==> design/flow/design.v <==
module cordic_dds # (
   parameter DW = 16,                
   parameter PIPE_DEPTH = 14,        
   parameter limP = 16'h4dba         
)
( 
   sin_o, cos_o, err_o,
   clk, phase_i
);
   input             clk;
   input [DW-1:0]    phase_i;        
   output [DW:0]     sin_o, cos_o;   
   output [DW:0]     err_o;          
   reg [DW:0] cos_r, sin_o_r;
   reg [DW:0] x[PIPE_DEPTH:0];
   reg [DW:0] y[PIPE_DEPTH:0];
   reg [DW:0] z[PIPE_DEPTH:0];
   reg [1:0] quadrant [PIPE_DEPTH:0];
   wire [DW:0] atan_rom[PIPE_DEPTH:0];
   assign atan_rom[0] = 8189;
   assign atan_rom[1] = 4834;
   assign atan_rom[2] = 2554;
   assign atan_rom[3] = 1296;
   assign atan_rom[4] = 650;
   assign atan_rom[5] = 325;
   assign atan_rom[6] = 162;
   assign atan_rom[7] = 81;
   assign atan_rom[8] = 40;
   assign atan_rom[9] = 20;
   assign atan_rom[10] = 10;
   assign atan_rom[11] = 5;
   assign atan_rom[12] = 2;
   assign atan_rom[13] = 1;
   assign atan_rom[14] = 0;
   always @ (posedge clk) begin  
      x[0] <= {1'b0, limP};
      y[0] <= 0;
      z[0] <= {3'b0, phase_i[DW-1-2:0]};  
   end
   always @ (posedge clk) begin  
      x[1] <= x[0] - y[0];
      y[1] <= x[0] + y[0];
      z[1] <= z[0] - atan_rom[0];  
   end
   generate
      genvar k;
      for(k=1; k<PIPE_DEPTH; k=k+1) begin
         always @ (posedge clk) begin
            if (z[k][DW]) begin  
               x[k+1] <= x[k] + {{k{y[k][DW]}},y[k][DW:k]};  
               y[k+1] <= y[k] - {{k{x[k][DW]}},x[k][DW:k]};  
               z[k+1] <= z[k] + atan_rom[k];
            end else begin
               x[k+1] <= x[k] - {{k{y[k][DW]}},y[k][DW:k]};
               y[k+1] <= y[k] + {{k{x[k][DW]}},x[k][DW:k]};
               z[k+1] <= z[k] - atan_rom[k];
            end
         end
      end
   endgenerate
   always @ (posedge clk) begin
      quadrant[0] <= phase_i[DW-1:DW-2];
   end
   generate
      genvar j;
      for(j=0; j<PIPE_DEPTH; j=j+1) begin
         always @ (posedge clk) begin
            quadrant[j+1] <= quadrant[j];
         end
      end
   endgenerate
   always @ (posedge clk)
      case(quadrant[PIPE_DEPTH])
         2'b00: begin
            cos_r <= x[PIPE_DEPTH];  
            sin_o_r <= y[PIPE_DEPTH];  
         end
         2'b01: begin
            cos_r <= ~(y[PIPE_DEPTH]) + 1'b1;  
            sin_o_r <= x[PIPE_DEPTH];  
         end
         2'b10: begin
            cos_r <= ~(x[PIPE_DEPTH]) + 1'b1;  
            sin_o_r <= ~(y[PIPE_DEPTH]) + 1'b1;  
         end
         2'b11: begin
            cos_r <= y[PIPE_DEPTH];  
            sin_o_r <= ~(x[PIPE_DEPTH]) + 1'b1;  
         end
      endcase
   assign cos_o = cos_r;
   assign sin_o = sin_o_r;
   assign err_o = z[PIPE_DEPTH];
endmodule
==> design/flow/run.sh <==
#!/bin/bash
# the make line also repeats each setting of config.mk as NAME=value (left out here)
make -C /OpenROAD-flow-scripts/flow DESIGN_CONFIG=/design/flow/config.mk WORK_HOME=/design/flow/orfs CLKGATE_MAP_FILE= finish
==> design/flow/config.mk <==
export PLATFORM = sky130hd
export DESIGN_NAME = cordic_dds
export DESIGN_NICKNAME = cordic_dds
export VERILOG_FILES = /design/flow/design.v
export SDC_FILE = /design/flow/constraint.sdc
export NUM_CORES = 4
export LEC_CHECK = 0
export ABC_AREA = 0
export CAP_MARGIN = 0
export CORE_ASPECT_RATIO = 0.5
export CORE_MARGIN = 2
export CORE_UTILIZATION = 72
export CTS_CLUSTER_DIAMETER = 374
export CTS_CLUSTER_SIZE = 98
export PLACE_DENSITY = 0.39
export SETUP_SLACK_MARGIN = -0.23
export SLEW_MARGIN = 20
==> design/flow/constraint.sdc <==
create_clock -name core_clock -period 2.25 [get_ports {clk}]
set_input_delay 0.4500 -clock core_clock [delete_from_list [all_inputs] [get_ports {clk}]]
set_output_delay 0.4500 -clock core_clock [all_outputs]
set_load 0.01 [all_outputs]
==> job_summary.md, run 1 <==
## Implementation flow summary

| Metric | Value |
|---|---|
| Status | `did not finish` |
| Halt Stage | `4_1_cts` |
| Error | `[ERROR DPL-0038] Utilization greater than 100%, impossible to legalize` |
| Synthesized net count | `roughly 5500` |
| Max-area cell share | `about a third` |
| Post-synth ARST share | `0%` |
| Syn. warnings | `5` |
| Yosys Instances | `between 4000 and 5000` |
| Cells after Synth | `4873` |
| Yosys xor share | `a little over an eighth` |
| Core area | `between 0.05 and 0.06 mm²` |
| Adders+Majority by Area | `about a fifth` |
| Number of enable flip-flop cells | `0` |
| Mux share | `under 10%` |
| Dpl cells | `7013` |
| Top cells by count, synth | `718 x dfxtp_1, 597 x ha_1, 495 x a21oi_1` |
| Syn_area_per_cell | `around 9 µm²` |
| Io pins | `between 60 and 70` |
| Post-synth top area cell | `dfxtp_1` |
| Synth cell types | `roughly 70` |
| Mapped Area | `between 0.04 and 0.05 mm²` |
| Yosys aoi share | `about 19%` |
| IO buf count | `approximately 67` |
| Yosys synthesis chip area | `0.0437 mm²` |
| Initial Utilization | `between 70% and 80%` |
| Most common cell in the netlist | `dfxtp_1` |
| Die Ht | `178 µm` |
| Seq/Total Area, Yosys | `between 30 and 40%` |
| Post-DP HPWL | `between 100 and 150 mm` |
| Final GP Congestion | `roughly 1` |
| Die X | `352 µm` |
| Rows | `about 63` |
| Top cells by area | `dfxtp_1 33%, ha_1 17%, xnor2_1 8.9%` |
| Comb area leader | `AND-OR/OR-AND gates` |
| Yosys reg bits | `718` |
| Die area | `approximately 0.063 mm²` |
| Dominant register cell | `dfxtp_1` |
| Simple Share, Synth | `between 10% and 20%` |
[metrics by stage]
stage          hold slack [ns]  TNS, ns  area (µm²)  setup WS [ns]
2_1_floorplan            0.310   -48.94       45200         -0.881
3_3_place_gp             0.311   -96.32       56500         -0.929
3_5_place_dp             0.312  -153.45       56500          -1.04
==> inputs of run 2 (changes only) <==
Settings changed: CAP_MARGIN 0 to 20, CELL_PAD_IN_SITES_GLOBAL_PLACEMENT set to 3, CORE_ASPECT_RATIO 0.5 to not set, CORE_MARGIN 2 to 3, CORE_UTILIZATION 72 to 39, CTS_CLUSTER_DIAMETER 374 to 217, CTS_CLUSTER_SIZE 98 to not set, GPL_TIMING_DRIVEN set to 0, HOLD_SLACK_MARGIN set to 0.16, PLACE_DENSITY 0.39 to not set, SETUP_SLACK_MARGIN -0.23 to 0.58, TNS_END_PERCENT set to 75.
Clock period 2.25 ns to 5.0 ns, I/O delays scaled along.
==> run 2 against run 1 <==
  * Now clean on timing, DRC and antenna
  * Die area is 85% higher
  * Synthesized cell count unchanged
  * Area after synthesis unchanged
==> job_summary.md, run 2 <==
### Yosys + OpenROAD results

| Metric | Value |
|---|---|
| Final Max Tran Viols | `0` |
| Syn. warnings | `5 (unchanged)` |
| Residual DRC | `0` |
| Area Overhead vs Synth | `13.0%` |
| Max-area cell share | `32.9% (unchanged)` |
| Most common cell in the netlist | `dfxtp_1 (unchanged)` |
| Routed via count | `~33000` |
| RR Endpoint | `x[8][16]$_DFF_P_` |
| Status | `timing/DRC/antenna clean (was did not finish)` |
| Max-cap viol count | `0` |
| Levels on crit path | `13` |
| Slew HR | `30.7%` |
| Total CTS buffers | `between 80 and 90` |
| Post-route minimum period | `a little over 4 ns` |
| Synthesized net count | `5522 (unchanged)` |
| Mux share | `1.12% (unchanged)` |
| Critical Path End | `x[8][16]$_DFF_P_` |
| Dominant register cell | `dfxtp_1 (unchanged)` |
| Cells on worst reg2reg path | `13` |
| Final period util | `roughly 83%` |
| Routed Antenna Nets | `0` |
| First-pass GRT wire length | `roughly 180 mm` |
| Comb area leader | `AND-OR/OR-AND gates (unchanged)` |
| Crit path arrival time | `~4.7 ns` |
| Final GP Congestion | `0.814 (was 1.02)` |
| Die X | `341 µm (was 352 µm)` |
| Grt met2 use | `between 30% and 40%` |
| Worst Hold Launch | `quadrant[6][1]$_DFF_P_` |
| Post-DP HPWL | `86.2 mm (was 116 mm)` |
| Yosys reg bits | `718 (unchanged)` |
| Clock root buffer | `clkbuf_16` |
| Cells after Synth | `4873 (unchanged)` |
| Critical Path Source | `z[7][16]$_DFF_P_` |
| Layout Nets | `approximately 5700` |
| Worst Hold Class | `reg2reg` |
| Vias in the first global route | `32855` |
| Vias per cell | `5.00` |
| Core area | `0.111 mm² (was 0.0596 mm²)` |
| Clk buf depth | `3` |
| WS Path Type | `reg2reg` |
| RSZ-0062 raised after global routing | `true` |
| Mapped Area | `0.0437 mm² (unchanged)` |
| Yosys aoi share | `19.3% (unchanged)` |
| DRT iter0 DRCs | `between 1000 and 1500` |
| Dpl cells | `6428 (was 7013)` |
| Adders+Majority by Area | `18.7% (unchanged)` |
| Hold path cells | `0` |
| Crit-path max cell delay | `0.62 ns` |
| Post-synth ARST share | `0% (unchanged)` |
| Grt ovf | `0` |
| Yosys Instances | `4873 (unchanged)` |
| Number of enable flip-flop cells | `0 (unchanged)` |
| H-tree depth | `3` |
| Worst Path Max Fanout | `10` |
| Worst-Margin Slew | `1.03 ns` |
| GRT Total Usage | `18.5%` |
| CP top delay family | `AND-OR/OR-AND gates` |
| Tool warning count | `37` |
| Count of final setup violators | `0` |
| First-pass DRT Iterations | `5` |
| Clk latency of the worst-skew pair | `roughly 0.66 ns` |
| Post-synth top area cell | `dfxtp_1 (unchanged)` |
| Rows | `122 (was 63)` |
| Seq/Total Area, Yosys | `32.9% (unchanged)` |
| Yosys xor share | `13.2% (unchanged)` |
| Crit-path cells | `clkbuf_1 > clkbuf_1 > nor2_1 > xor2_1 > ha_1 > a21o_1 > a21oi_1 > o21a_1 > o21ai_0 > a211oi_1 > o31ai_1 > a21oi_1 > xnor2_1` |
| Clk sink count | `718` |
| Largest net degree at the start of global routing | `25` |
| Most Crowded Layer GR | `met2` |
| Final WL | `107 mm` |
| CTS Hold Buffers Added | `0` |
| Met3 GRT Util | `approximately 2.6%` |
| Filler Cells Inserted | `approximately 11000` |
| Synth cell types | `69 (unchanged)` |
| Io pins | `68 (unchanged)` |
| Worst Setup End Kind | `register` |
| Worst Path Required | `between 5 and 6 ns` |
| Clock Skews | `between 0.02 and 0.03 ns` |
| Final Non-Filler Cells | `roughly 6600` |
| Setup_tns | `0 ns` |
| Max Freq | `between 200 and 250 MHz` |
| Slowest CP cell | `dfxtp_1` |
| Drt wl/cell | `about 16 µm` |
| Simple Share, Synth | `11.7% (unchanged)` |
| Die Ht | `341 µm (was 178 µm)` |
| Hold Path End | `quadrant[7][1]$_DFF_P_` |
| Top cells by count, synth | `718 x dfxtp_1, 597 x ha_1, 495 x a21oi_1 (unchanged)` |
| Met1 Resource Use GR | `about a quarter` |
| Initial antenna violation count | `0` |
| Die area | `0.116 mm² (was 0.0628 mm²)` |
| IO buf count | `67 (unchanged)` |
| Worst reg2reg setup slack | `approximately 0.85 ns` |
| Top cells by area | `dfxtp_1 33%, ha_1 17%, xnor2_1 8.9% (unchanged)` |
| Initial Utilization | `39.4% (was 73.3%)` |
| RR Startpoint | `z[7][16]$_DFF_P_` |
| CTS tree | `built` |
| Syn_area_per_cell | `8.96 µm² (unchanged)` |
| Worst setup SP type | `register` |
| Buf/Inv on CP | `2` |
| Hold violation total from the final report | `0` |
| Yosys synthesis chip area | `0.0437 mm² (unchanged)` |
| Clk pin slew, worst setup/hold paths | `approximately 0.06 ns` |
-- run 2: layout make-up --
class                   instances  area (µm²)  area share (%)
plain buffers                  61         238           0.481
well taps                    1488        1860            3.77
diodes                          1        2.50         0.00507
multi-input cells            3803       28000            56.7
clock inverters                48         636            1.29
clock buffers                 114        2460            4.98
repair buffers                 71         701            1.42
flip-flops and latches        718       14400            29.1
inverters                     291        1100            2.23
-- run 2: per-stage QoR --
stage                     setup WS (ns)  area [µm²]  util (%)  hold slack (ns)
final                             0.851       49400      44.5            0.315
after global routing              0.494       49400      44.5            0.311
after CTS                         0.541       49300      44.4            0.307
after detailed placement          0.365       46200      41.6            0.312
after global placement            0.319       46200      41.6            0.311
after floorplan                    1.50       43700         -            0.310
-- run 2: repair_timing --
item / in CTS / in global routing
setup buffers: 0 / 4
endpoints found under the setup margin: 4 / 29
hold endpoints to repair: 0 / 0
gates resized: 2 / 13
-- run 2: routing by layer --
metal  vias up  share of wire (%)
met4         0                2.7
met5         -                  0
met1     14909                 47
li1      17601                  -
met3       136                3.0
met2       314                 47
==> inputs of run 3 (changes only) <==
Settings changed: CELL_PAD_IN_SITES_GLOBAL_PLACEMENT 3 to 1, SETUP_SLACK_MARGIN 0.58 to not set, TNS_END_PERCENT 75 to not set.
==> run 3 against run 2 <==
  * Synthesized cell count did not move
  * Sequential cell count did not move
  * Clock-buffer cell count up 1
  * Clock skew up 0.0082 ns
  * Sequential share of layout area up 0.091 points
  * Global-route usage is 0.81 points lower
  * Register-to-register slack lost 0.50 ns
  * Hold slack got worse by 0.011 ns
  * Critical path type unchanged
  * Critical endpoint is now y[7][16]$_DFF_P_
  * Highest routed layer unchanged
==> job_summary.md, run 3 <==
### Yosys + OpenROAD results

| Metric | Value |
|---|---|
| First-pass DRT Iterations | `5 (unchanged)` |
| Cells on worst reg2reg path | `12 (was 13)` |
| CTS Hold Buffers Added | `0 (unchanged)` |
| Final GP Congestion | `0.810 (was 0.814)` |
| Hold WS | `0.303 ns (was 0.315 ns)` |
| Worst Hold Launch | `quadrant[1][0]$_DFF_P_ (was quadrant[6][1]$_DFF_P_)` |
| Simple Share, Synth | `11.7% (unchanged)` |
| Mapped Area | `0.0437 mm² (unchanged)` |
| Ant. Diodes | `0 (was 1)` |
| Comb area leader | `AND-OR/OR-AND gates (unchanged)` |
| Number of enable flip-flop cells | `0 (unchanged)` |
| Worst-Margin Slew | `1.16 ns (was 1.03 ns)` |
| WS Path Type | `reg2reg (unchanged)` |
| RSZ-0062 raised after global routing | `false (was true)` |
| Top cells by count, synth | `718 x dfxtp_1, 597 x ha_1, 495 x a21oi_1 (unchanged)` |
| Slowest CP cell | `dfxtp_1 (unchanged)` |
| Final Max Tran Viols | `0 (unchanged)` |
| Max-cap viol count | `0 (unchanged)` |
| Hold violation total from the final report | `0 (unchanged)` |
| Buf/Inv on CP | `2 (unchanged)` |
| Grt ovf | `0 (unchanged)` |
| Largest net degree at the start of global routing | `25 (unchanged)` |
| Clk sink count | `718 (unchanged)` |
| Clock root buffer | `clkbuf_16 (unchanged)` |
| Worst Path Max Fanout | `10 (unchanged)` |
| Clk buf depth | `3 (unchanged)` |
| Setup WS pre-CTS | `0.322 ns (was 0.365 ns)` |
| Post-layout util | `44.3% (was 44.5%)` |
| # Post-CTS Setup Buffers | `0 (unchanged)` |
| Count of final setup violators | `0 (unchanged)` |
| Most common cell in the netlist | `dfxtp_1 (unchanged)` |
| Yosys reg bits | `718 (unchanged)` |
| Adders+Majority by Area | `18.7% (unchanged)` |
| Yosys synthesis chip area | `0.0437 mm² (unchanged)` |
| GRT Total Usage | `17.7% (was 18.5%)` |
| Post-synth top area cell | `dfxtp_1 (unchanged)` |
| Synth cell types | `69 (unchanged)` |
| Routed Antenna Nets | `0 (unchanged)` |
| Worst Setup End Kind | `register (unchanged)` |
| Total CTS buffers | `86 (was 88)` |
| Syn_area_per_cell | `8.96 µm² (unchanged)` |
| Yosys aoi share | `19.3% (unchanged)` |
| Clock Skews | `0.0376 ns (was 0.0294 ns)` |
| Levels on crit path | `12 (was 13)` |
| Tool warning count | `33 (was 37)` |
| Io pins | `68 (unchanged)` |
| First-pass GRT wire length | `169 mm (was 175 mm)` |
| Hold path cells | `0 (unchanged)` |
| Final WL | `103 mm (was 107 mm)` |
| Initial Utilization | `39.4% (unchanged)` |
| Top cells by area | `dfxtp_1 33%, ha_1 17%, xnor2_1 8.9% (unchanged)` |
| Cells after Synth | `4873 (unchanged)` |
| Crit-path cells | `clkbuf_1 > clkbuf_1 > mux2i_1 > fa_1 > a21oi_1 > o21ai_0 > o41ai_1 > o21ai_0 > or4_1 > o211ai_1 > o21ai_0 > xnor2_1 (was clkbuf_1 > clkbuf_1 > nor2_1 > xor2_1 > ha_1 > a21o_1 > a21oi_1 > o21a_1 > o21ai_0 > a211oi_1 > o31ai_1 > a21oi_1 > xnor2_1)` |
| Setup_tns | `0 ns (unchanged)` |
| Hold Path End | `quadrant[2][0]$_DFF_P_ (was quadrant[7][1]$_DFF_P_)` |
| Syn. warnings | `5 (unchanged)` |
| Yosys Instances | `4873 (unchanged)` |
| Dpl cells | `6428 (unchanged)` |
| CTS tree | `built (unchanged)` |
| CP top delay family | `AND-OR/OR-AND gates (unchanged)` |
| Worst setup SP type | `register (unchanged)` |
| Core area | `0.111 mm² (unchanged)` |
| Seq/Total Area, Yosys | `32.9% (unchanged)` |
| Final period util | `93.0% (was 83.0%)` |
| Worst Path Required | `5.51 ns (was 5.53 ns)` |
| Post-CTS sizing | `0 (was 2)` |
| Die Ht | `341 µm (unchanged)` |
| Dominant register cell | `dfxtp_1 (unchanged)` |
| Post-synth ARST share | `0% (unchanged)` |
| Initial antenna violation count | `0 (unchanged)` |
| Area Overhead vs Synth | `12.6% (was 13.0%)` |
| Layout Nets | `5677 (was 5683)` |
| Final Worst Setup Slack | `0.352 ns (was 0.851 ns)` |
| Vias in the first global route | `32649 (was 32855)` |
| Die X | `341 µm (unchanged)` |
| Critical Path Source | `z[6][16]$_DFF_P_ (was z[7][16]$_DFF_P_)` |
| Slew HR | `22.0% (was 30.7%)` |
| Residual DRC | `0 (unchanged)` |
| RR Startpoint | `z[6][16]$_DFF_P_ (was z[7][16]$_DFF_P_)` |
| Filler Cells Inserted | `11106 (was 11042)` |
| H-tree depth | `3 (unchanged)` |
| Routed via count | `33000 (was 32960)` |
| Max-area cell share | `32.9% (unchanged)` |
| Max Freq | `215 MHz (was 241 MHz)` |
| Clk latency of the worst-skew pair | `0.66 ns (about the same)` |
| Worst reg2reg setup slack | `0.35 ns (was 0.85 ns)` |
| Post-DP HPWL | `82.8 mm (was 86.2 mm)` |
| Final Non-Filler Cells | `6584 (was 6595)` |
| Rows | `122 (unchanged)` |
| RR Endpoint | `y[7][16]$_DFF_P_ (was x[8][16]$_DFF_P_)` |
| Drt wl/cell | `15.7 µm (was 16.3 µm)` |
| Die area | `0.116 mm² (unchanged)` |
| Post-route minimum period | `4.65 ns (was 4.15 ns)` |
| Yosys xor share | `13.2% (unchanged)` |
| Vias per cell | `5.01 (was 5.00)` |
| DRT iter0 DRCs | `1458 (was 1480)` |
| Mux share | `1.12% (unchanged)` |
| Worst Hold Class | `reg2reg (unchanged)` |
| Synthesized net count | `5522 (unchanged)` |
| Crit-path max cell delay | `0.72 ns (was 0.62 ns)` |
| Critical Path End | `y[7][16]$_DFF_P_ (was x[8][16]$_DFF_P_)` |
| CP dominant cell by count | `o21ai_0` |
| Status | `timing/DRC/antenna clean (unchanged)` |
| IO buf count | `67 (unchanged)` |
| Clk pin slew, worst setup/hold paths | `0.06 ns (about the same)` |
| Crit path arrival time | `5.16 ns (was 4.68 ns)` |
-- run 3: final cells by class --
cell class / instances / area, µm² / share of cell area [%]
buffer: 61 / 231 / 0.470
clock buffer: 115 / 2480 / 5.05
clock inverter: 41 / 504 / 1.02
inverter: 291 / 1090 / 2.22
multi-input combinational: 3803 / 28000 / 56.9
sequential: 718 / 14400 / 29.2
tap: 1488 / 1860 / 3.78
timing repair buffer: 67 / 671 / 1.36
-- run 3: metal layers --
metal,global-route usage (%),vias to the layer above,wire [µm]
met2,30.7,359,48500
met4,5.05,0,2320
li1,-,17565,-
met3,2.42,126,3140
met1,22.9,14950,49300
met5,0,-,0
-- run 3: per-stage QoR --
stage	area (µm²)
2_1_floorplan	43700
3_3_place_gp	46200
3_5_place_dp	46200
4_1_cts	49200
5_1_grt	49200
6_report	49200
==> inputs of run 4 (changes only) <==
Settings changed: ABC_AREA 0 to 1, CAP_MARGIN 20 to 35, CELL_PAD_IN_SITES_DETAIL_PLACEMENT set to 1, CELL_PAD_IN_SITES_GLOBAL_PLACEMENT 1 to 0, CORE_ASPECT_RATIO set to 1.11, CORE_UTILIZATION 39 to 47, CTS_CLUSTER_DIAMETER 217 to 137, GPL_ROUTABILITY_DRIVEN set to 0, GPL_TIMING_DRIVEN 0 to 1, HOLD_SLACK_MARGIN 0.16 to 0.22, MAX_ROUTING_LAYER set to met4, MIN_ROUTING_LAYER set to met1, PLACE_DENSITY_LB_ADDON set to 0.21, SETUP_SLACK_MARGIN set to 0.53, SLEW_MARGIN 20 to 30.
Clock period 5.0 ns to 3.65 ns, I/O delays scaled along.
==> run 4 against run 3 <==
  * Sequential share of layout area down 3.8 points
  * Area after synthesis up 17%
  * Clock skew down 0.0069 ns
  * Non-clock buffer count down 38
  * First-iteration DRC count up 69%
  * Critical path depth up 2
  * Sequential cell count unchanged
  * Routed wire length up 59%
  * Utilization up 8.1 points
  * Critical path type unchanged
  * Highest routed layer unchanged
==> job_summary.md, run 4 <==
### Yosys + OpenROAD results

| Metric | Value |
|---|---|
| Ant. Diodes | `0 (unchanged)` |
| Register area | `0.0144 mm² (about the same)` |
| Most common cell in the netlist | `nand2_1 (was dfxtp_1)` |
| Slowest CP cell | `dfxtp_1 (unchanged)` |
| Syn. warnings | `5 (unchanged)` |
| Yosys Instances | `7492 (was 4873)` |
| Routed Antenna Nets | `0 (unchanged)` |
| Mux share | `0% (was 1.12%)` |
| Final Max Tran Viols | `0 (unchanged)` |
| Post-layout util | `52.4% (was 44.3%)` |
| DRT iter0 DRCs | `2460 (was 1458)` |
| Clk buf depth | `3 (unchanged)` |
| GRT Total Usage | `29.2% (was 17.7%)` |
| Max-area cell share | `28.0% (was 32.9%)` |
| Yosys aoi share | `11.1% (was 19.3%)` |
| Vias in the first global route | `54893 (was 32649)` |
| Clock root buffer | `clkbuf_16 (unchanged)` |
| Buf/Inv on CP | `0 (was 2)` |
| Worst Setup End Kind | `register (unchanged)` |
| Tool warning count | `33 (unchanged)` |
| Clock Skews | `0.0307 ns (was 0.0376 ns)` |
| RR Endpoint | `y[13][12]$_DFF_P_ (was y[7][16]$_DFF_P_)` |
| Comb area leader | `simple AND/OR/NAND/NOR gates (was AND-OR/OR-AND gates)` |
| Synth cell types | `49 (was 69)` |
| Dominant register cell | `dfxtp_1 (unchanged)` |
| Residual DRC | `0 (unchanged)` |
| CP top delay family | `simple AND/OR/NAND/NOR gates (was AND-OR/OR-AND gates)` |
| CP dominant cell by count | `nand2_1 (was o21ai_0)` |
| Syn_area_per_cell | `6.84 µm² (was 8.96 µm²)` |
| Yosys xor share | `8.10% (was 13.2%)` |
| Worst-Margin Slew | `0.790 ns (was 1.16 ns)` |
| Top cells by count, synth | `2133 x nand2_1, 908 x inv_1, 718 x dfxtp_1 (was 718 x dfxtp_1, 597 x ha_1, 495 x a21oi_1)` |
| Clk latency of the worst-skew pair | `0.68 ns (was 0.66 ns)` |
| Max Freq | `345 MHz (was 215 MHz)` |
| Initial antenna violation count | `0 (unchanged)` |
| Hold violation total from the final report | `0 (unchanged)` |
| Cells after Synth | `7492 (was 4873)` |
| Clk sink count | `718 (unchanged)` |
| Die X | `319 µm (was 341 µm)` |
| Adders+Majority by Area | `15.9% (was 18.7%)` |
| Max-cap viol count | `0 (unchanged)` |
| Worst Path Required | `4.22 ns (was 5.51 ns)` |
| WS Path Type | `reg2reg (unchanged)` |
| Crit path arrival time | `3.47 ns (was 5.16 ns)` |
| Critical Path End | `y[13][12]$_DFF_P_ (was y[7][16]$_DFF_P_)` |
| Post-DP Area | `0.0536 mm² (was 0.0462 mm²)` |
| Slew HR | `47.3% (was 22.0%)` |
| Crit-path cells | `nor3_1 > nand2_1 > ha_1 > nand2_1 > nand2_1 > ha_1 > a21oi_1 > nor2_1 > nor2_1 > nand2_1 > nand2_1 > nand2_1 > nand2_1 > nand2_1 (was clkbuf_1 > clkbuf_1 > mux2i_1 > fa_1 > a21oi_1 > o21ai_0 > o41ai_1 > o21ai_0 > or4_1 > o211ai_1 > o21ai_0 > xnor2_1)` |
| Initial Utilization | `47.4% (was 39.4%)` |
| Largest net degree at the start of global routing | `29 (was 25)` |
| RSZ-0062 raised after global routing | `false (unchanged)` |
| Critical Path Source | `x[12][12]$_DFF_P_ (was z[6][16]$_DFF_P_)` |
| Final WL | `164 mm (was 103 mm)` |
| Status | `timing/DRC/antenna clean (unchanged)` |
| Die Ht | `354 µm (was 341 µm)` |
| Final Worst Setup Slack | `0.751 ns (was 0.352 ns)` |
| H-tree depth | `3 (unchanged)` |
| Clk pin slew, worst setup/hold paths | `0.06 ns (about the same)` |
| Synthesized net count | `8141 (was 5522)` |
| CTS tree | `built (unchanged)` |
| Cells on worst reg2reg path | `14 (was 12)` |
| RR Startpoint | `x[12][12]$_DFF_P_ (was z[6][16]$_DFF_P_)` |
| Total CTS buffers | `84 (was 86)` |
| Drt wl/cell | `18.0 µm (was 15.7 µm)` |
| First-pass DRT Iterations | `5 (unchanged)` |
| Hold Path End | `quadrant[7][1]$_DFF_P_ (was quadrant[2][0]$_DFF_P_)` |
| Yosys reg bits | `718 (unchanged)` |
| Crit-path max cell delay | `0.41 ns (was 0.72 ns)` |
| Count of final setup violators | `0 (unchanged)` |
| Worst setup SP type | `register (unchanged)` |
| Gate Area | `0.0332 mm² (was 0.0280 mm²)` |
| Number of enable flip-flop cells | `0 (unchanged)` |
| Worst reg2reg setup slack | `0.75 ns (was 0.35 ns)` |
| Worst Hold Class | `reg2reg (unchanged)` |
| Post-route minimum period | `2.90 ns (was 4.65 ns)` |
| Worst Path Max Fanout | `4 (was 10)` |
| IO buf count | `67 (unchanged)` |
| Post-synth top area cell | `dfxtp_1 (unchanged)` |
| Layout Nets | `8271 (was 5677)` |
| Post-synth ARST share | `0% (unchanged)` |
| Area Overhead vs Synth | `10.5% (was 12.6%)` |
| Vias per cell | `5.56 (was 5.01)` |
| Fin area | `0.0566 mm² (was 0.0492 mm²)` |
| Simple Share, Synth | `29.6% (was 11.7%)` |
| Hold path cells | `0 (unchanged)` |
| Worst Hold Launch | `quadrant[6][1]$_DFF_P_ (was quadrant[1][0]$_DFF_P_)` |
| Grt ovf | `0 (unchanged)` |
| Post-DP HPWL | `128 mm (was 82.8 mm)` |
| Yosys synthesis chip area | `0.0512 mm² (was 0.0437 mm²)` |
| Final period util | `79.4% (was 93.0%)` |
| Die area | `0.113 mm² (was 0.116 mm²)` |
| Core area | `0.108 mm² (was 0.111 mm²)` |
| Setup WS pre-CTS | `0.636 ns (was 0.322 ns)` |
| # Post-CTS Setup Buffers | `0 (unchanged)` |
| Mapped Area | `0.0512 mm² (was 0.0437 mm²)` |
| Seq/Total Area, Yosys | `28.0% (was 32.9%)` |
| Levels on crit path | `14 (was 12)` |
| First-pass GRT wire length | `269 mm (was 169 mm)` |
| Routed via count | `50642 (was 33000)` |
| Rows | `127 (was 122)` |
| Setup_tns | `0 ns (unchanged)` |
| Top cells by area | `dfxtp_1 28%, nand2_1 16%, ha_1 15% (was dfxtp_1 33%, ha_1 17%, xnor2_1 8.9%)` |
| Io pins | `68 (unchanged)` |
| Filler Cells Inserted | `14227 (was 11106)` |
==> run 4: routing by layer <==
layer	vias up	routed length [µm]	share of wire (%)	GRT usage, %
met1	24371	64000	39	29.7
li1	24556	-	-	-
met2	1155	85800	52	54.7
met5	-	0	0	-
met3	560	5880	3.6	3.36
met4	0	8640	5.3	14.9
==> run 4: through the flow <==
stage	instances	hold slack, ns
after global placement	8954	0.310
after detailed placement	8954	0.313
after floorplan	7492	0.310
after global routing	9106	0.328
final	9106	0.324
after CTS	9105	0.324
==> run 4: repair_timing <==
item                                    4_1_cts  5_1_grt
gates resized                                 0       14
endpoints found under the setup margin        0       24
hold buffers                                  0        0
==> run 4: layout make-up <==
class / count / area share, %
multi-input cells: 5812 / 58.7
flip-flops and latches: 718 / 25.4
inverters: 916 / 6.09
clock buffers: 110 / 4.11
well taps: 1419 / 3.14
repair buffers: 90 / 1.52
clock inverters: 41 / 1.08
==> inputs of run 5 (changes only) <==
Settings changed: ABC_AREA 1 to not set, CAP_MARGIN 35 to 20, CELL_PAD_IN_SITES_DETAIL_PLACEMENT 1 to not set, CELL_PAD_IN_SITES_GLOBAL_PLACEMENT 0 to not set, CORE_ASPECT_RATIO 1.11 to not set, CORE_MARGIN 3 to 2, CORE_UTILIZATION 47 to 40, CTS_CLUSTER_DIAMETER 137 to not set, GPL_ROUTABILITY_DRIVEN 0 to not set, GPL_TIMING_DRIVEN 1 to not set, HOLD_SLACK_MARGIN 0.22 to not set, MAX_ROUTING_LAYER met4 to not set, MIN_ROUTING_LAYER met1 to not set, PLACE_DENSITY_LB_ADDON 0.21 to not set, SETUP_SLACK_MARGIN 0.53 to not set, SLEW_MARGIN 30 to 20.
Clock period 3.65 ns to 5.0 ns, I/O delays scaled along.
==> run 5 against run 4 <==
  * Still clean on timing, DRC and antenna
  * Synthesized cell count down 35%
  * Non-clock buffer count down 8
  * Via count down 34%
  * Sequential share of layout area up 4.0 points
  * Critical endpoint is now x[12][16]$_DFF_P_
==> job_summary.md, run 5 <==
### Yosys + OpenROAD results

| Metric | Value |
|---|---|
| Status | `timing/DRC/antenna clean (unchanged)` |
| Core area | `0.109 mm² (was 0.108 mm²)` |
| Worst Hold Launch | `quadrant[9][1]$_DFF_P_ (was quadrant[6][1]$_DFF_P_)` |
| Routed Antenna Nets | `0 (unchanged)` |
| Final Worst Setup Slack | `1.13 ns (was 0.751 ns)` |
| RR Endpoint | `x[12][16]$_DFF_P_ (was y[13][12]$_DFF_P_)` |
| Yosys xor share | `13.2% (was 8.10%)` |
| Layout Nets | `5630 (was 8271)` |
| Max-area cell share | `32.9% (was 28.0%)` |
| DRT iter0 DRCs | `1441 (was 2460)` |
| First-pass DRT Iterations | `5 (unchanged)` |
| Area Overhead vs Synth | `12.0% (was 10.5%)` |
| Post-synth ARST share | `0% (unchanged)` |
| Hold path cells | `0 (unchanged)` |
| Initial antenna violation count | `0 (unchanged)` |
| Worst reg2reg setup slack | `1.13 ns (was 0.75 ns)` |
| Syn. warnings | `5 (unchanged)` |
| Die X | `334 µm (was 319 µm)` |
| Worst-Margin Slew | `1.01 ns (was 0.790 ns)` |
| Vias in the first global route | `32161 (was 54893)` |
| Max-cap viol count | `0 (unchanged)` |
| Max Freq | `259 MHz (was 345 MHz)` |
| CP top delay family | `simple AND/OR/NAND/NOR gates (unchanged)` |
| IO buf count | `67 (unchanged)` |
| WS Path Type | `reg2reg (unchanged)` |
| Mux share | `1.12% (was 0%)` |
| Drt wl/cell | `14.7 µm (was 18.0 µm)` |
| Post-synth top area cell | `dfxtp_1 (unchanged)` |
| Top cells by count, synth | `718 x dfxtp_1, 597 x ha_1, 495 x a21oi_1 (was 2133 x nand2_1, 908 x inv_1, 718 x dfxtp_1)` |
| Die Ht | `334 µm (was 354 µm)` |
| Cells after Synth | `4873 (was 7492)` |
| Post-DP HPWL | `75.2 mm (was 128 mm)` |
| Clk pin slew, worst setup/hold paths | `0.06 ns (about the same)` |
| Final WL | `95.0 mm (was 164 mm)` |
| Hold WS | `0.308 ns (was 0.324 ns)` |
| Yosys reg bits | `718 (unchanged)` |
| Rows | `121 (was 127)` |
| Levels on crit path | `11 (was 14)` |
| Crit-path cells | `inv_1 > nor2_1 > a21oi_1 > ha_1 > or2_2 > nor4_1 > o21ai_0 > a31oi_1 > o21ai_0 > a21oi_1 > xnor2_1 (was nor3_1 > nand2_1 > ha_1 > nand2_1 > nand2_1 > ha_1 > a21oi_1 > nor2_1 > nor2_1 > nand2_1 > nand2_1 > nand2_1 > nand2_1 > nand2_1)` |
| Clock root buffer | `clkbuf_16 (unchanged)` |
| Crit path arrival time | `4.40 ns (was 3.47 ns)` |
| Io pins | `68 (unchanged)` |
| Worst Hold Class | `reg2reg (unchanged)` |
| Hold Path End | `quadrant[10][1]$_DFF_P_ (was quadrant[7][1]$_DFF_P_)` |
| Hold violation total from the final report | `0 (unchanged)` |
| Clock Skews | `0.0280 ns (was 0.0307 ns)` |
| Adders+Majority by Area | `18.7% (was 15.9%)` |
| Initial Utilization | `40.2% (was 47.4%)` |
| Mapped Area | `0.0437 mm² (was 0.0512 mm²)` |
| Cells on worst reg2reg path | `11 (was 14)` |
| H-tree depth | `3 (unchanged)` |
| Simple Share, Synth | `11.7% (was 29.6%)` |
| Routed via count | `33327 (was 50642)` |
| Dominant register cell | `dfxtp_1 (unchanged)` |
| Seq/Total Area, Yosys | `32.9% (was 28.0%)` |
| Synthesized net count | `5522 (was 8141)` |
| Clk buf depth | `3 (unchanged)` |
| Die area | `0.112 mm² (was 0.113 mm²)` |
| Worst setup SP type | `register (unchanged)` |
| RSZ-0062 raised after global routing | `false (unchanged)` |
| Worst Path Required | `5.53 ns (was 4.22 ns)` |
| Critical Path End | `x[12][16]$_DFF_P_ (was y[13][12]$_DFF_P_)` |
| Post-CTS sizing | `0 (unchanged)` |
| GRT Total Usage | `16.9% (was 29.2%)` |
| Critical Path Source | `z[11][16]$_DFF_P_ (was x[12][12]$_DFF_P_)` |
| Comb area leader | `AND-OR/OR-AND gates (was simple AND/OR/NAND/NOR gates)` |
| # Post-CTS Setup Buffers | `0 (unchanged)` |
| Worst Path Max Fanout | `28 (was 4)` |
| Syn_area_per_cell | `8.96 µm² (was 6.84 µm²)` |
| Clk sink count | `718 (unchanged)` |
| Final GP Congestion | `around 0.88` |
| Setup WS pre-CTS | `1.16 ns (was 0.636 ns)` |
| Yosys aoi share | `19.3% (was 11.1%)` |
| First-pass GRT wire length | `158 mm (was 269 mm)` |
| RR Startpoint | `z[11][16]$_DFF_P_ (was x[12][12]$_DFF_P_)` |
| Buf/Inv on CP | `1 (was 0)` |
| Count of final setup violators | `0 (unchanged)` |
| Most common cell in the netlist | `dfxtp_1 (was nand2_1)` |
| Crit-path max cell delay | `0.74 ns (was 0.41 ns)` |
| Setup_tns | `0 ns (unchanged)` |
| Final period util | `77.3% (was 79.4%)` |
| Vias per cell | `5.16 (was 5.56)` |
| Ant. Diodes | `0 (unchanged)` |
| Post-route minimum period | `3.87 ns (was 2.90 ns)` |
| Final Max Tran Viols | `0 (unchanged)` |
| Total CTS buffers | `85 (was 84)` |
| Clk latency of the worst-skew pair | `0.65 ns (was 0.68 ns)` |
| Slowest CP cell | `dfxtp_1 (unchanged)` |
| Residual DRC | `0 (unchanged)` |
| Top cells by area | `dfxtp_1 33%, ha_1 17%, xnor2_1 8.9% (was dfxtp_1 28%, nand2_1 16%, ha_1 15%)` |
| CTS tree | `built (unchanged)` |
| Synth cell types | `69 (was 49)` |
| Grt ovf | `0 (unchanged)` |
| Slew HR | `32.4% (was 47.3%)` |
| Worst Setup End Kind | `register (unchanged)` |
| CTS Hold Buffers Added | `0 (unchanged)` |
| Yosys Instances | `4873 (was 7492)` |
| Number of enable flip-flop cells | `0 (unchanged)` |
| Yosys synthesis chip area | `0.0437 mm² (was 0.0512 mm²)` |
| Tool warning count | `33 (unchanged)` |
| Largest net degree at the start of global routing | `65 (was 29)` |
## run 5: final cells by class
class	instances	area, µm²
Clock buffer	107	2320
Multi-Input combinational cell	3803	28000
Sequential cell	718	14400
Inverter	291	1090
Timing Repair Buffer	82	783
Tap cell	1414	1770
Fill cell	10494	59600
Clock inverter	45	614
## run 5: per-stage QoR
| stage | area, µm² | util [%] | std cells |
|---|---|---|---|
| finish | 48900 | 45.1 | 6460 |
| global route | 48900 | 45.1 | 6460 |
| CTS | 48900 | 45.1 | 6460 |
| detailed placement | 46000 | 42.4 | 6308 |
| global placement | 46000 | 42.4 | 6308 |
| floorplan | 43700 | - | 4873 |
## run 5: per-layer routing
| layer | global-route usage [%] | routed length, µm | part of all wire (%) |
|---|---|---|---|
| met1 | 19.7 | 41900 | 44 |
| met2 | 31.5 | 47600 | 50 |
| met3 | 2.26 | 2860 | 3.0 |
| met4 | 5.44 | 2690 | 2.8 |
| met5 | 0 | 0 | 0 |
==> inputs of run 6 (changes only) <==
Settings changed: CORE_UTILIZATION 40 to 68.
Clock period 5.0 ns to 3.95 ns, I/O delays scaled along.
==> run 6 against run 5 <==
  * Setup slack worse by 0.77 ns
  * Cell area fell by 1.5%
==> job_summary.md, run 6 <==
### Yosys + OpenROAD results

| Metric | Value |
|---|---|
| Status | `timing/DRC/antenna clean (unchanged)` |
| Final period util | `90.8% (was 77.3%)` |
| Clock root buffer | `clkbuf_16 (unchanged)` |
| RR Endpoint | `x[11][16]$_DFF_P_ (was x[12][16]$_DFF_P_)` |
| Setup_tns | `0 ns (unchanged)` |
| RSZ-0062 raised after global routing | `false (unchanged)` |
| Vias per cell | `5.80 (was 5.16)` |
| Final Non-Filler Cells | `5905 (was 6460)` |
| Synthesized net count | `5522 (unchanged)` |
| Layout Nets | `5644 (was 5630)` |
| Max Freq | `279 MHz (was 259 MHz)` |
| Top cells by count, synth | `718 x dfxtp_1, 597 x ha_1, 495 x a21oi_1 (unchanged)` |
| Hold path cells | `0 (unchanged)` |
| Top cells by area | `dfxtp_1 33%, ha_1 17%, xnor2_1 8.9% (unchanged)` |
| Worst Hold Launch | `quadrant[2][0]$_DFF_P_ (was quadrant[9][1]$_DFF_P_)` |
| Cells after Synth | `4873 (unchanged)` |
| Hold violation total from the final report | `0 (unchanged)` |
| Worst-Margin Slew | `0.795 ns (was 1.01 ns)` |
| Routed via count | `34226 (was 33327)` |
| CTS Hold Buffers Added | `0 (unchanged)` |
| Slew HR | `45.7% (was 32.4%)` |
| Grt met2 use | `51.9% (was 31.5%)` |
| Io pins | `68 (unchanged)` |
| Worst Path Required | `4.45 ns (was 5.53 ns)` |
| Adders+Majority by Area | `18.7% (unchanged)` |
| Yosys synthesis chip area | `0.0437 mm² (unchanged)` |
| Crit-path cells | `nor4_1 > nand4_1 > ha_1 > a21oi_1 > ha_1 > or2_2 > nor4_1 > o21ai_0 > a31oi_1 > o21ai_0 > a21oi_1 > xnor2_1 (was inv_1 > nor2_1 > a21oi_1 > ha_1 > or2_2 > nor4_1 > o21ai_0 > a31oi_1 > o21ai_0 > a21oi_1 > xnor2_1)` |
| Worst reg2reg setup slack | `0.36 ns (was 1.13 ns)` |
| Mux share | `1.12% (unchanged)` |
| Dominant register cell | `dfxtp_1 (unchanged)` |
| Critical Path Source | `y[10][12]$_DFF_P_ (was z[11][16]$_DFF_P_)` |
| Tool warning count | `35 (was 33)` |
| CP top delay family | `simple AND/OR/NAND/NOR gates (unchanged)` |
| Routed Antenna Nets | `0 (unchanged)` |
| Clock Skews | `0.0206 ns (was 0.0280 ns)` |
| Seq/Total Area, Yosys | `32.9% (unchanged)` |
| Worst Path Max Fanout | `6 (was 28)` |
| Comb area leader | `AND-OR/OR-AND gates (unchanged)` |
| Vias in the first global route | `33027 (was 32161)` |
| Crit-path max cell delay | `0.48 ns (was 0.74 ns)` |
| Most common cell in the netlist | `dfxtp_1 (unchanged)` |
| Rows | `92 (was 121)` |
| Final GP Congestion | `0.918 (was 0.879)` |
| Slowest CP cell | `nor4_1 (was dfxtp_1)` |
| Post-route minimum period | `3.59 ns (was 3.87 ns)` |
| Clk latency of the worst-skew pair | `0.62 ns (was 0.65 ns)` |
| Most Crowded Layer GR | `met2 (unchanged)` |
| Post-synth top area cell | `dfxtp_1 (unchanged)` |
| Worst setup SP type | `register (unchanged)` |
| Drt wl/cell | `16.1 µm (was 14.7 µm)` |
| Yosys xor share | `13.2% (unchanged)` |
| Area Overhead vs Synth | `10.3% (was 12.0%)` |
| Initial Utilization | `69.0% (was 40.2%)` |
| Critical Path End | `x[11][16]$_DFF_P_ (was x[12][16]$_DFF_P_)` |
| DRT iter0 DRCs | `1934 (was 1441)` |
| # Post-CTS Setup Buffers | `0 (unchanged)` |
| Syn_area_per_cell | `8.96 µm² (unchanged)` |
| Levels on crit path | `12 (was 11)` |
| Clk buf depth | `3 (unchanged)` |
| Core area | `0.0633 mm² (was 0.109 mm²)` |
| Yosys Instances | `4873 (unchanged)` |
| WS Path Type | `reg2reg (unchanged)` |
| Worst Hold Class | `reg2reg (unchanged)` |
| Post-CTS sizing | `0 (unchanged)` |
| Largest net degree at the start of global routing | `65 (unchanged)` |
| IO buf count | `67 (unchanged)` |
| Max-area cell share | `32.9% (unchanged)` |
| Mapped Area | `0.0437 mm² (unchanged)` |
| First-pass GRT wire length | `158 mm (about the same)` |
| Number of enable flip-flop cells | `0 (unchanged)` |
| CTS tree | `built (unchanged)` |
| Post-DP HPWL | `73.6 mm (was 75.2 mm)` |
| GRT Total Usage | `28.4% (was 16.9%)` |
| Clk sink count | `718 (unchanged)` |
| Worst Setup End Kind | `register (unchanged)` |
| Syn. warnings | `5 (unchanged)` |
| Ant. Diodes | `0 (unchanged)` |
| First-pass DRT Iterations | `6 (was 5)` |
| H-tree depth | `3 (unchanged)` |
| Total CTS buffers | `78 (was 85)` |
| Hold Path End | `quadrant[3][0]$_DFF_P_ (was quadrant[10][1]$_DFF_P_)` |
| Simple Share, Synth | `11.7% (unchanged)` |
| Cells on worst reg2reg path | `12 (was 11)` |
| Initial antenna violation count | `0 (unchanged)` |
| Max-cap viol count | `0 (unchanged)` |
| RR Startpoint | `y[10][12]$_DFF_P_ (was z[11][16]$_DFF_P_)` |
| Final WL | `94.8 mm (was 95.0 mm)` |
| Yosys reg bits | `718 (unchanged)` |
| Synth cell types | `69 (unchanged)` |
| Clk pin slew, worst setup/hold paths | `0.06 ns (about the same)` |
| Count of final setup violators | `0 (unchanged)` |
| Met1 Resource Use GR | `34.5% (was 19.7%)` |
| Die area | `0.0663 mm² (was 0.112 mm²)` |
| Post-synth ARST share | `0% (unchanged)` |
| Residual DRC | `0 (unchanged)` |
| Crit path arrival time | `4.09 ns (was 4.40 ns)` |
| Met3 GRT Util | `3.39% (was 2.26%)` |
| Final Max Tran Viols | `0 (unchanged)` |
| Buf/Inv on CP | `0 (was 1)` |
| Grt ovf | `0 (unchanged)` |
| Yosys aoi share | `19.3% (unchanged)` |
| Die X | `257 µm (was 334 µm)` |
| Die Ht | `257 µm (was 334 µm)` |
| Dpl cells | `5761 (was 6308)` |
## run 6: stage by stage
| stage | hold slack [ns] | instance area (µm²) | setup WS (ns) | util (%) |
|---|---|---|---|---|
| 3_5_place_dp | 0.312 | 45500 | 0.414 | 71.8 |
| 4_1_cts | 0.313 | 48200 | 0.375 | 76.1 |
| 2_1_floorplan | 0.310 | 43700 | 0.448 | - |
| 3_3_place_gp | 0.310 | 45500 | 0.508 | 71.8 |
| 6_report | 0.309 | 48200 | 0.362 | 76.1 |
| 5_1_grt | 0.327 | 48200 | 0.0622 | 76.1 |
## run 6: metal layers
layer  vias up  wire length (µm)
met3       194              3690
met5         -                 0
met2       673             46800
met1     15860             41400
met4         0              2970
li1      17499                 -
## run 6: layout make-up
cell class | count | area [µm²]
clock buffer | 115 | 2380
clock inverter | 29 | 350
fill | 4732 | 15100
inverter | 291 | 1090
multi-input combinational | 3803 | 28000
sequential | 718 | 14400
tap | 846 | 1060
timing repair buffer | 103 | 941
==> inputs of run 7 (changes only) <==
Settings changed: CAP_MARGIN 20 to 35, CORE_ASPECT_RATIO set to 1.11, CORE_MARGIN 2 to 5, CORE_UTILIZATION 68 to 40, MAX_ROUTING_LAYER set to met4, MIN_ROUTING_LAYER set to met2, SETUP_SLACK_MARGIN set to 0.53.
Clock period 3.95 ns to 5.0 ns, I/O delays scaled along.
==> run 7 against run 6 <==
  * Largest cell class unchanged
  * Critical path type unchanged
  * Global-route usage fell by 1.2 points
  * Routed wire length rose by 8.3%
  * Area after synthesis did not move
  * Synthesized cell count did not move
  * Still clean
==> job_summary.md, run 7 <==
### Yosys + OpenROAD results

| Metric | Value |
|---|---|
| Worst Hold Launch | `z[4][0]$_DFF_P_ (was quadrant[2][0]$_DFF_P_)` |
| Hold Path End | `z[5][0]$_DFF_P_ (was quadrant[3][0]$_DFF_P_)` |
| Final Max Tran Viols | `0 (unchanged)` |
| Post-CTS sizing | `0 (unchanged)` |
| Number of enable flip-flop cells | `0 (unchanged)` |
| Final period util | `74.8% (was 90.8%)` |
| Max-cap viol count | `0 (unchanged)` |
| First-pass GRT wire length | `166 mm (was 158 mm)` |
| Clk sink count | `718 (unchanged)` |
| Top cells by area | `dfxtp_1 33%, ha_1 17%, xnor2_1 8.9% (unchanged)` |
| RSZ-0062 raised after global routing | `false (unchanged)` |
| Hold violation total from the final report | `0 (unchanged)` |
| Initial antenna violation count | `0 (unchanged)` |
| Setup_tns | `0 ns (unchanged)` |
| GRT Total Usage | `27.2% (was 28.4%)` |
| Crit-path cells | `inv_1 > nor2_1 > a21oi_1 > ha_1 > o21a_1 > o21ai_0 > nand2b_1 > o41a_1 > a2111oi_0 > a21oi_1 > a211oi_1 > nor2_1 (was nor4_1 > nand4_1 > ha_1 > a21oi_1 > ha_1 > or2_2 > nor4_1 > o21ai_0 > a31oi_1 > o21ai_0 > a21oi_1 > xnor2_1)` |
| Yosys synthesis chip area | `0.0437 mm² (unchanged)` |
| CTS tree | `built (unchanged)` |
| Dominant register cell | `dfxtp_1 (unchanged)` |
| Clock Skews | `0.0261 ns (was 0.0206 ns)` |
| Cells after Synth | `4873 (unchanged)` |
| RR Startpoint | `z[12][16]$_DFF_P_ (was y[10][12]$_DFF_P_)` |
| Post-route minimum period | `3.74 ns (was 3.59 ns)` |
| Final WL | `103 mm (was 94.8 mm)` |
| Worst setup SP type | `register (unchanged)` |
| Grt ovf | `0 (unchanged)` |
| Residual DRC | `0 (unchanged)` |
| # Post-CTS Setup Buffers | `0 (unchanged)` |
| Critical Path Source | `z[12][16]$_DFF_P_ (was y[10][12]$_DFF_P_)` |
| First-pass DRT Iterations | `9 (was 6)` |
| Cells on worst reg2reg path | `12 (unchanged)` |
| Crit-path max cell delay | `0.72 ns (was 0.48 ns)` |
| Worst Path Max Fanout | `25 (was 6)` |
| Hold path cells | `0 (unchanged)` |
| Initial Utilization | `40.4% (was 69.0%)` |
| Simple Share, Synth | `11.7% (unchanged)` |
| WS Path Type | `reg2reg (unchanged)` |
| Post-synth ARST share | `0% (unchanged)` |
| Seq/Total Area, Yosys | `32.9% (unchanged)` |
| Slowest CP cell | `dfxtp_1 (was nor4_1)` |
| Syn. warnings | `5 (unchanged)` |
| Die Ht | `358 µm (was 257 µm)` |
| Status | `timing/DRC/antenna clean (unchanged)` |
| Worst reg2reg setup slack | `1.26 ns (was 0.36 ns)` |
| Comb area leader | `AND-OR/OR-AND gates (unchanged)` |
| RR Endpoint | `x[13][11]$_DFF_P_ (was x[11][16]$_DFF_P_)` |
| Buf/Inv on CP | `1 (was 0)` |
| Yosys Instances | `4873 (unchanged)` |
| Largest net degree at the start of global routing | `65 (unchanged)` |
| CTS Hold Buffers Added | `0 (unchanged)` |
| CP top delay family | `AND-OR/OR-AND gates (was simple AND/OR/NAND/NOR gates)` |
| Clk pin slew, worst setup/hold paths | `0.06 ns (about the same)` |
| H-tree depth | `3 (unchanged)` |
| Synthesized net count | `5522 (unchanged)` |
| Max Freq | `267 MHz (was 279 MHz)` |
| Filler Cells Inserted | `10366 (was 4732)` |
| Post-synth top area cell | `dfxtp_1 (unchanged)` |
| Post-DP HPWL | `77.9 mm (was 73.6 mm)` |
| Clk latency of the worst-skew pair | `0.68 ns (was 0.62 ns)` |
| Mapped Area | `0.0437 mm² (unchanged)` |
| Yosys reg bits | `718 (unchanged)` |
| IO buf count | `67 (unchanged)` |
| Core area | `0.108 mm² (was 0.0633 mm²)` |
| Io pins | `68 (unchanged)` |
| Final GP Congestion | `0.932 (was 0.918)` |
| Yosys xor share | `13.2% (unchanged)` |
| Max-area cell share | `32.9% (unchanged)` |
| Die X | `324 µm (was 257 µm)` |
| DRT iter0 DRCs | `7827 (was 1934)` |
| Worst-Margin Slew | `0.924 ns (was 0.795 ns)` |
| Post-layout util | `45.5% (was 76.1%)` |
| Mux share | `1.12% (unchanged)` |
| Clk buf depth | `3 (unchanged)` |
| Worst Hold Class | `reg2reg (unchanged)` |
| Clock root buffer | `clkbuf_16 (unchanged)` |
| Most common cell in the netlist | `dfxtp_1 (unchanged)` |
| Routed via count | `48057 (was 34226)` |
| Count of final setup violators | `0 (unchanged)` |
| Syn_area_per_cell | `8.96 µm² (unchanged)` |
| Vias per cell | `7.43 (was 5.80)` |
| Tool warning count | `33 (was 35)` |
| Worst Setup End Kind | `register (unchanged)` |
| Top cells by count, synth | `718 x dfxtp_1, 597 x ha_1, 495 x a21oi_1 (unchanged)` |
| Synth cell types | `69 (unchanged)` |
| Area Overhead vs Synth | `12.7% (was 10.3%)` |
| Worst Path Required | `5.56 ns (was 4.45 ns)` |
| Total CTS buffers | `84 (was 78)` |
| Adders+Majority by Area | `18.7% (unchanged)` |
| Layout Nets | `5633 (was 5644)` |
| Die area | `0.116 mm² (was 0.0663 mm²)` |
| Slew HR | `38.0% (was 45.7%)` |
| Levels on crit path | `12 (unchanged)` |
| Routed Antenna Nets | `0 (unchanged)` |
| Critical Path End | `x[13][11]$_DFF_P_ (was x[11][16]$_DFF_P_)` |
| Yosys aoi share | `19.3% (unchanged)` |
| Rows | `127 (was 92)` |
| Vias in the first global route | `49347 (was 33027)` |
| Drt wl/cell | `15.9 µm (was 16.1 µm)` |
| Crit path arrival time | `4.30 ns (was 4.09 ns)` |
-- run 7: area by class of cell --
cell class	count	area (µm²)	share of cell area, %
Tap cell	1419	1780	3.61
Antenna cell	2	5.00	0.0102
Multi-Input combinational cell	3803	28000	56.9
Clock buffer	112	2410	4.90
Sequential cell	718	14400	29.2
Clock inverter	41	741	1.50
Inverter	291	1090	2.22
Timing Repair Buffer	86	833	1.69
-- run 7: metrics by stage --
step / setup WS (ns) / cells / hold slack, ns / instance area, µm²
3_3_place_gp: 1.26 / 6315 / 0.310 / 46000
4_1_cts: 1.23 / 6468 / 0.320 / 49200
3_5_place_dp: 1.25 / 6315 / 0.312 / 46000
2_1_floorplan: 1.50 / 4873 / 0.310 / 43700
6_report: 1.26 / 6472 / 0.319 / 49200
5_1_grt: 0.850 / 6470 / 0.331 / 49200
-- run 7: layer usage --
| layer | up-vias | wire length [µm] | track usage (%) |
|---|---|---|---|
| li1 | 17320 | - | - |
| met1 | 17418 | 0 | - |
| met2 | 12154 | 57000 | 34.9 |
| met3 | 1165 | 36500 | 31.9 |
| met4 | 0 | 9100 | 4.66 |
| met5 | - | 0 | - |
==> inputs of run 8 (changes only) <==
Settings changed: ABC_AREA set to 1, CAP_MARGIN 35 to 10, CORE_ASPECT_RATIO 1.11 to not set, CORE_MARGIN 5 to 2, CORE_UTILIZATION 40 to 72, CTS_CLUSTER_DIAMETER set to 209, CTS_CLUSTER_SIZE set to 34, MAX_ROUTING_LAYER met4 to not set, MIN_ROUTING_LAYER met2 to not set, SETUP_SLACK_MARGIN 0.53 to not set.
Clock period 5.0 ns to 2.25 ns, I/O delays scaled along.
==> run 8 against run 7 <==
  * The run now fails in 5_1_grt
  * Area after synthesis grew 17%
  * Die area shrank 37%
  * Synthesized cell count grew 54%
==> job_summary.md, run 8 <==
## Implementation flow summary

| Metric | Value |
|---|---|
| Status | `did not finish (was timing/DRC/antenna clean)` |
| Halt Stage | `5_1_grt` |
| Error | `[ERROR GRT-0232] Routing congestion too high. Check the congestion heatmap in the GUI.` |
| Setup WS pre-CTS | `-0.309 ns (was 1.25 ns)` |
| GRT Total Usage | `between 80% and 90%` |
| Post-synth top area cell | `dfxtp_1 (unchanged)` |
| Yosys xor share | `8.10% (was 13.2%)` |
| Post-DP HPWL | `110 mm (was 77.9 mm)` |
| Post-synth ARST share | `0% (unchanged)` |
| Cells after Synth | `7492 (was 4873)` |
| Yosys reg bits | `718 (unchanged)` |
| Dominant register cell | `dfxtp_1 (unchanged)` |
| Clock root buffer | `clkbuf_16 (unchanged)` |
| Yosys aoi share | `11.1% (was 19.3%)` |
| Die Ht | `271 µm (was 358 µm)` |
| Adders+Majority by Area | `15.9% (was 18.7%)` |
| Clk sink count | `718 (unchanged)` |
| Initial Utilization | `72.9% (was 40.4%)` |
| Comb area leader | `simple AND/OR/NAND/NOR gates (was AND-OR/OR-AND gates)` |
| Synth cell types | `49 (was 69)` |
| Seq/Total Area, Yosys | `28.0% (was 32.9%)` |
| Rows | `97 (was 127)` |
| Total CTS buffers | `25 (was 84)` |
| CTS Hold Buffers Added | `0 (unchanged)` |
| Yosys Instances | `7492 (was 4873)` |
| Clk buf depth | `3 (unchanged)` |
| Top cells by count, synth | `2133 x nand2_1, 908 x inv_1, 718 x dfxtp_1 (was 718 x dfxtp_1, 597 x ha_1, 495 x a21oi_1)` |
| Die X | `271 µm (was 324 µm)` |
| Syn. warnings | `5 (unchanged)` |
| Io pins | `68 (unchanged)` |
| Top cells by area | `dfxtp_1 28%, nand2_1 16%, ha_1 15% (was dfxtp_1 33%, ha_1 17%, xnor2_1 8.9%)` |
| Core area | `0.0703 mm² (was 0.108 mm²)` |
| Syn_area_per_cell | `6.84 µm² (was 8.96 µm²)` |
| Number of enable flip-flop cells | `0 (unchanged)` |
| Most common cell in the netlist | `nand2_1 (was dfxtp_1)` |
| Yosys synthesis chip area | `0.0512 mm² (was 0.0437 mm²)` |
| Mux share | `0% (was 1.12%)` |
| Die area | `0.0733 mm² (was 0.116 mm²)` |
| IO buf count | `67 (unchanged)` |
| H-tree depth | `1 (was 3)` |
| Mapped Area | `0.0512 mm² (was 0.0437 mm²)` |
| Synthesized net count | `8141 (was 5522)` |
| Final GP Congestion | `0.988 (was 0.932)` |
| Simple Share, Synth | `29.6% (was 11.7%)` |
| Grt ovf | `1530` |
| Max-area cell share | `28.0% (was 32.9%)` |
## run 8: stage by stage
stage	instances	utilization, %	area (µm²)
2_1_floorplan	7492	-	51300
3_3_place_gp	8997	81.3	57100
4_1_cts	9091	87.0	61100
3_5_place_dp	8997	81.3	57100
## run 8: per-layer routing
layer / overflow / global-route usage (%)
met5: 5 / 37.2
met4: 439 / 94.5
met3: 38 / 69.1
met2: 1026 / 104
met1: 22 / 81.0
## run 8: repair_timing
action                     in CTS
resized                       727
cloned                          0
setup endpoints to repair     210
pin swaps                     316
setup buffers                  68
